v13:
## usb_top_level
module usb_top_level(
    input logic clk,
    input logic n_rst,
    input logic hsel,
    input logic [3:0] haddr,
    input logic [1:0] htrans,
    input logic  [1:0] hsize,
    input logic hwrite,
    input logic [31:0] hwdata,
    output logic [31:0] hrdata,
    output logic hresp,
    output logic hready,
    output logic d_mode,
    input logic d_plus_in,
    input logic d_minus_in,
    output logic d_plus_out,
    output logic d_minus_out,
    output logic [6:0] buffer_occupancy,
    output logic get_rx_data,
    output logic [3:0] tx_packet,
    output logic tx_transfer_active
);
clock: 3.24 ns
lec_check: 0
abc_area: 1
cap_margin: 40
core_aspect_ratio: 1.22
core_margin: 2
core_utilization: 72
cts_cluster_diameter: 248
cts_cluster_size: 73
gpl_routability_driven: 1
gpl_timing_driven: 1
place_density: 0.88
setup_slack_margin: 0.94
slew_margin: 10
run.sh (not shown) runs the stock make flow with config.mk's settings and CLKGATE_MAP_FILE=.
v13: GRT-0232 in 5_1_grt -> run aborted
Input changes introduced in v36 (baseline for comparison: v13):
Settings: removing PLACE_DENSITY (formerly 0.88); removing GPL_ROUTABILITY_DRIVEN (formerly 1); changing CORE_UTILIZATION from 72 to 44; removing GPL_TIMING_DRIVEN (formerly 1); changing CAP_MARGIN from 40 to 20; removing ABC_AREA (formerly 1); removing SETUP_SLACK_MARGIN (formerly 0.94); changing SLEW_MARGIN from 10 to 20; removing CTS_CLUSTER_DIAMETER (formerly 248); removing CTS_CLUSTER_SIZE (formerly 73); removing CORE_ASPECT_RATIO (formerly 1.22); changing the clock period (ns, I/O delays scaled along) from 3.24 to 12.0.
--- outcome ---
Final weighted congestion in routability-driven placement, v36 vs v13: down by more than 10%
In the tables for v13 and v36, sequential element share of the synthesized area reads higher with v36.
Relative to v13, compound-cell area share of the yosys netlist has increased by 3.5 points in v36.
v36 went all the way through the flow, and no timing, DRC or antenna check failed.
H-tree depth reported by CTS was higher in v36 than in v13.
Re die span in x: v13 and v36 aren't equal, and the lower value belongs to v13.
In v36 relative to v13, yosys-reported design area after synthesis had gone down by a few percent.
When v36 is measured against v13, its count of buffers added by post-CTS timing repair for setup turns out 64 lower.
Area of placed instances: v36 lower than v13


build 11:
Starting RTL as in the previous note.
clock: 4.08 ns
lec_check: 0
abc_area: 1
cap_margin: 20
cell_pad_in_sites_detail_placement: 1
cell_pad_in_sites_global_placement: 0
core_margin: 2
core_utilization: 39
cts_cluster_diameter: 385
cts_cluster_size: 21
gpl_routability_driven: 0
gpl_timing_driven: 0
max_routing_layer: met4
min_routing_layer: met2
place_density: 0.93
slew_margin: 0
tns_end_percent: 35
Build 11: aborted in 5_1_grt (tool error)
#### Input delta (build 69 over build 11)
Settings: SLEW_MARGIN now 20, was 0; GPL_ROUTABILITY_DRIVEN no longer set, was 0; PLACE_DENSITY no longer set, was 0.93; CTS_CLUSTER_DIAMETER no longer set, was 385; GPL_TIMING_DRIVEN no longer set, was 0; CELL_PAD_IN_SITES_DETAIL_PLACEMENT no longer set, was 1; CELL_PAD_IN_SITES_GLOBAL_PLACEMENT now 2, was 0; CTS_CLUSTER_SIZE no longer set, was 21; MIN_ROUTING_LAYER no longer set, was met2; CORE_UTILIZATION now 45, was 39; ABC_AREA no longer set, was 1; the clock period (ns, I/O delays scaled along) now 5.41, was 4.08.
==> comparison <==
Status(build 11) = ERROR, stage = 5_1_grt
Build 69 was carried through to the last stage, and its layout satisfied the timing, DRC and antenna checks.
Taking build 11 as the reference, in build 69 number of cells in the yosys synthesis report down 890; synthesized-area fraction occupied by xor and xnor cells now larger; die boundary height now smaller; initial core utilization went up.
Per the comparison of build 69 with build 11, summed instance area of the synthesized netlist fell 0.0017 mm^2; maximum level of the CTS H-tree rose 1.
When the final numbers for build 11 and build 69 were put side by side, the cell area after placement turned out to be greater in build 11.
The area figure in the yosys stat output of build 69 falls short of that of build 11 by about 4%.
Build 69 against build 11: overall die area decreased by about 17% relative to the old numbers; instance tally after logic synthesis decreased by 890 relative to the old numbers.
#### Input delta (build 31 over build 69)
Settings: TNS_END_PERCENT removed (was 35); CELL_PAD_IN_SITES_GLOBAL_PLACEMENT removed (was 2); MAX_ROUTING_LAYER removed (was met4); CORE_UTILIZATION changed from 45 to 57; the clock period (ns, I/O delays scaled along) changed from 5.41 to 4.52.
==> comparison <==
Number of core rows (higher): build 69. Compared with build 69, in build 31 sequential cell fraction of total power higher; first-pass GRT wire length saw a decrease. met3 track demand over resource in global routing ended up 5.0 points higher on build 31 than on build 69. Build 69 vs build 31, class of the tightest hold or removal check: reg2reg vs in2async. Compared to build 69, build 31 has core utilization of the finished layout 14 points higher. From build 69 to build 31 the numbers moved as follows: non-clock buffer count rose 17%; final clock period utilization by the worst path rose 3.1 points; power rose about 18%; hold slack fell 0.14 ns; share of total power in the clock network fell 1.5 points.
Setup changes, build 31 to build 8
Settings: CORE_UTILIZATION changed from 57 to 61; the clock period (ns, I/O delays scaled along) changed from 4.52 to 5.41.
Critical path depth for build 8: 1 down relative to build 31. Looking at build 31 and build 8, the count of different cell masters after synthesis is a wash. In build 8, the worst hold slack came out 0.15 ns above the value in build 31. The average routed wire per standard cell of build 8 is higher than that of build 31. No stage failed in build 8, and the final checks on the layout all came back clean. Comparing part of the total power dissipated in sequential elements for build 31 and build 8, the smaller number came from build 31. Against build 31, total wire length after detailed routing in build 8 fell by a few percent. The global-route wire length before repair reported for build 8 is smaller than that of build 31 by 3.3%.
Relative to build 8, the following input files were edited for build 66:
Settings: an added CELL_PAD_IN_SITES_GLOBAL_PLACEMENT of 2; an added TNS_END_PERCENT of 35; an added SETUP_SLACK_MARGIN of 0.55; an added GPL_ROUTABILITY_DRIVEN of 0; an added MAX_ROUTING_LAYER of met4; a change of CORE_UTILIZATION from 61 to 45; an added CTS_CLUSTER_DIAMETER of 170.
--- outcome ---
- In the tables for build 8 and build 66, number of nets in the layout reads higher with build 66.
- Diff build 8 -> build 66: number of cells on the worst reg-to-reg path flat, share of total power in the clock network up 1.3 points.
- Build 66: internal power 4.1% above build 8
- Build 66: global-route track usage on met3 lower than build 8
The following lists how build 59 was set up differently from build 66:
Settings: clearing TNS_END_PERCENT, which used to be 35; clearing CTS_CLUSTER_DIAMETER, which used to be 170; clearing SETUP_SLACK_MARGIN, which used to be 0.55; clearing CELL_PAD_IN_SITES_GLOBAL_PLACEMENT, which used to be 2; clearing MAX_ROUTING_LAYER, which used to be met4; clearing GPL_ROUTABILITY_DRIVEN, which used to be 0; swapping 5.41 for 6.66 in the clock period (ns, I/O delays scaled along).
==> results <==
Comparing build 59 and build 66, the lower initial antenna violation count is on build 59.
Build 59 finished every stage and its layout cleared the timing, DRC and antenna checks.
Clock tree buffer count of the final layout for build 59: 7.0% down relative to build 66
Top layer reached by signal wires: met5 -> build 59, met4 -> build 66
Compared to build 66, build 59 has cell count 115 lower.
Power figures rest on the tool's default switching activity, not on a simulated workload.
